==> sierra <==
==> flow/design.v <==
 `timescale 1ns / 1ps
module calc_logic(
   input clk,
   input rst,
   input [4:0] keycode,
   input newkey,
   output [15:0] Xdisplay,
   output LED_NEG_digit,
   output LED_OVW
   );
   localparam[4:0] KEY_CE = 5'b01100,
                   KEY_CA = 5'b00100,
                   KEY_MULTI = 5'b01001,
                   KEY_SUB = 5'b01010,
                   KEY_ADD = 5'b01011,
                   KEY_SQR = 5'b00001,
                   KEY_CH_SIGN = 5'b00010,
                   KEY_EQUALS = 5'b00011;
   reg signed [17:0] X, nextX, Y, nextY, ANS;
   reg [1:0] OP, nextOP;
   wire ADD = (OP == KEY_ADD [1:0]);
   wire SUB = (OP == KEY_SUB [1:0]);
   wire MULTI = (OP == KEY_MULTI [1:0]);        
   wire OP_T2 = (newkey && (keycode[4:2] == 3'b010) );
   wire CA = (newkey && (keycode == KEY_CA) );             
   wire CE = (newkey && (keycode == KEY_CE) );
   wire digit = (newkey && (keycode[4] == 1'b1) );
   wire EQUALS = (newkey && (keycode == KEY_EQUALS) );
   wire SQR = (newkey && (keycode == KEY_SQR) );
   wire CH_SIGN = (newkey && (keycode == KEY_CH_SIGN) );
   wire [6:0] CONTROL = {CE, CA, OP_T2, digit, EQUALS, SQR, CH_SIGN};  
   wire signed [17:0] ANS_ADD, ANS_MULTI, ANS_SUB, ANS_SQR, ANS_CH_SIGN;
   assign ANS_ADD = X+Y;
   assign ANS_SUB = Y-X;
   assign ANS_MULTI = X*Y;
   assign ANS_SQR = X*X;
   assign ANS_CH_SIGN = X*-1;  
   assign LED_OVW = X[16]; 
   assign Xdisplay = X[15:0];
   assign LED_NEG_digit = X[17];  
   always @ (ADD, MULTI, SUB, ANS_ADD, ANS_MULTI, ANS_SUB, X)
       case({ADD, SUB, MULTI})
           3'b100: ANS = ANS_ADD;
           3'b010: ANS = ANS_SUB;
           3'b001: ANS = ANS_MULTI;
           default: ANS = X;
       endcase   
   always @ (CONTROL, X, keycode, ANS, ANS_SQR, ANS_CH_SIGN)
       casez(CONTROL)
           7'b1000000: nextX = 18'b0;
           7'b?1?????: nextX = 18'b0;
           7'b0010000: nextX = 18'b0;
           7'b0001000: nextX = {X[12:0], keycode[3:0]};  
           7'b0000100: nextX = ANS;
           7'b0000010: nextX = ANS_SQR;
           7'b0000001: nextX = ANS_CH_SIGN;
           default: nextX = X;
       endcase
   always @ (posedge clk or posedge rst)
   begin
       if(rst) X <= 18'b0;
       else X <= nextX;
   end
   always @ (OP_T2, CA, Y, X)
       case({OP_T2, CA})
           2'b00: nextY = Y;
           2'b10: nextY = X;
           default: nextY = 18'b0;
       endcase
   always @ (posedge clk or posedge rst)
     begin
         if(rst) Y <= 18'b0;
         else Y <= nextY;
     end
   always @ (OP_T2, CA, keycode, OP)
       case({OP_T2, CA})
           2'b00: nextOP = OP;
           2'b10: nextOP = keycode[1:0];
           default: nextOP = 2'b0;
       endcase
   always @ (posedge clk or posedge rst)
     begin
         if(rst) OP <= 2'b0;
         else OP <= nextOP;
     end
   endmodule
==> flow/run.sh <==
#!/bin/bash
# the make line also repeats each setting of config.mk as NAME=value (left out here)
make -C /OpenROAD-flow-scripts/flow DESIGN_CONFIG=/design/flow/config.mk WORK_HOME=/design/flow/orfs CLKGATE_MAP_FILE= finish
==> flow/config.mk <==
export PLATFORM = sky130hd
export DESIGN_NAME = calc_logic
export DESIGN_NICKNAME = calc_logic
export VERILOG_FILES = /design/flow/design.v
export SDC_FILE = /design/flow/constraint.sdc
export NUM_CORES = 4
export LEC_CHECK = 0
export ABC_AREA = 0
export CAP_MARGIN = 20
export CELL_PAD_IN_SITES_DETAIL_PLACEMENT = 0
export CORE_ASPECT_RATIO = 0.71
export CORE_MARGIN = 2
export CORE_UTILIZATION = 72
export CTS_CLUSTER_DIAMETER = 34
export CTS_CLUSTER_SIZE = 33
export MIN_ROUTING_LAYER = met1
export PLACE_DENSITY = 0.66
export SETUP_SLACK_MARGIN = 0.89
export SLEW_MARGIN = 20
export TNS_END_PERCENT = 70
==> flow/constraint.sdc <==
create_clock -name core_clock -period 5.98 [get_ports {clk}]
set_input_delay 1.1960 -clock core_clock [delete_from_list [all_inputs] [get_ports {clk}]]
set_output_delay 1.1960 -clock core_clock [all_outputs]
set_load 0.01 [all_outputs]
==> raven: changes against sierra <==
Settings changed: ABC_AREA 0 to 1, CORE_ASPECT_RATIO 0.71 to 1.17, CORE_UTILIZATION 72 to 56, CTS_CLUSTER_DIAMETER 34 to 275, CTS_CLUSTER_SIZE 33 to 44, HOLD_SLACK_MARGIN set to 0.29, SETUP_SLACK_MARGIN 0.89 to 0.43.
==> flow/constraint.sdc (replaced) <==
create_clock -name core_clock -period 2.54 [get_ports {clk}]
set_input_delay 0.5080 -clock core_clock [delete_from_list [all_inputs] [get_ports {clk}]]
set_output_delay 0.5080 -clock core_clock [all_outputs]
set_load 0.01 [all_outputs]
==> zinc: changes against sierra <==
Settings changed: ABC_AREA 0 to unset, CELL_PAD_IN_SITES_DETAIL_PLACEMENT 0 to unset, CORE_ASPECT_RATIO 0.71 to unset, CTS_CLUSTER_DIAMETER 34 to unset, CTS_CLUSTER_SIZE 33 to unset, MIN_ROUTING_LAYER met1 to unset, PLACE_DENSITY 0.66 to unset, PLACE_DENSITY_LB_ADDON set to 0.0, SETUP_SLACK_MARGIN 0.89 to unset, TNS_END_PERCENT 70 to unset.
==> flow/constraint.sdc (replaced) <==
create_clock -name core_clock -period 5.59 [get_ports {clk}]
set_input_delay 1.1180 -clock core_clock [delete_from_list [all_inputs] [get_ports {clk}]]
set_output_delay 1.1180 -clock core_clock [all_outputs]
set_load 0.01 [all_outputs]
==> nickel: changes against sierra <==
Settings changed: CORE_ASPECT_RATIO 0.71 to 0.68, CORE_UTILIZATION 72 to 56, CTS_CLUSTER_DIAMETER 34 to 198, CTS_CLUSTER_SIZE 33 to 99, SETUP_SLACK_MARGIN 0.89 to 0.43, TNS_END_PERCENT 70 to 10.
==> comparison table <==
Result of the run: zinc complete, but fails checks; sierra complete, but fails checks; nickel complete, no violations; raven complete, but fails checks
Layout check failures: zinc setup timing; sierra setup timing; nickel -; raven setup timing
Cell area reported after detailed placement: zinc 14400 um2; sierra 13600 um2; nickel 13600 um2; raven 17000 um2
Routing usage on met2: zinc 0.732; sierra 0.686; nickel 0.450; raven 0.603
Buffers plus inverters on the worst setup path: zinc 4; sierra 7; nickel 5; raven 9
Core footprint: zinc 17300 um2; sierra 17100 um2; nickel 22300 um2; raven 24400 um2
Period utilisation layout: zinc 1.11; sierra 1.04; nickel 0.977; raven 2.16
Peak-usage layer in the global routing report: zinc met2; sierra met2; nickel met1; raven met2
Count of standard-cell rows: zinc 48; sierra 40; nickel 45; raven 62
Gate Area: zinc 10700 um2; sierra 11000 um2; nickel 10500 um2; raven 11600 um2
Post-CTS Setup Repair Bufs: zinc 8; sierra 24; nickel 1; raven 31
Nets@finish: zinc 1972; sierra 1914; nickel 1883; raven 2731
Maximum clock frequency: zinc 0.162 GHz; sierra 0.160 GHz; nickel 0.171 GHz; raven 0.182 GHz
Area of the mapped netlist: zinc 12700 um2; sierra 12700 um2; nickel 12700 um2; raven 13900 um2
Post-Syn Instances: zinc 1466; sierra 1466; nickel 1466; raven 2015
Non-Clock Buffer Count: zinc 205; sierra 147; nickel 116; raven 415
Total number of warnings across the stage logs: zinc 34; sierra 37; nickel 34; raven 34
Slew margin rel.: zinc 0.306; sierra 0.347; nickel 0.228; raven 0.613
Sequential fraction of total cell area: zinc 0.0650; sierra 0.0659; nickel 0.0684; raven 0.0515
Fillcell total: zinc 941; sierra 823; nickel 1992; raven 1759
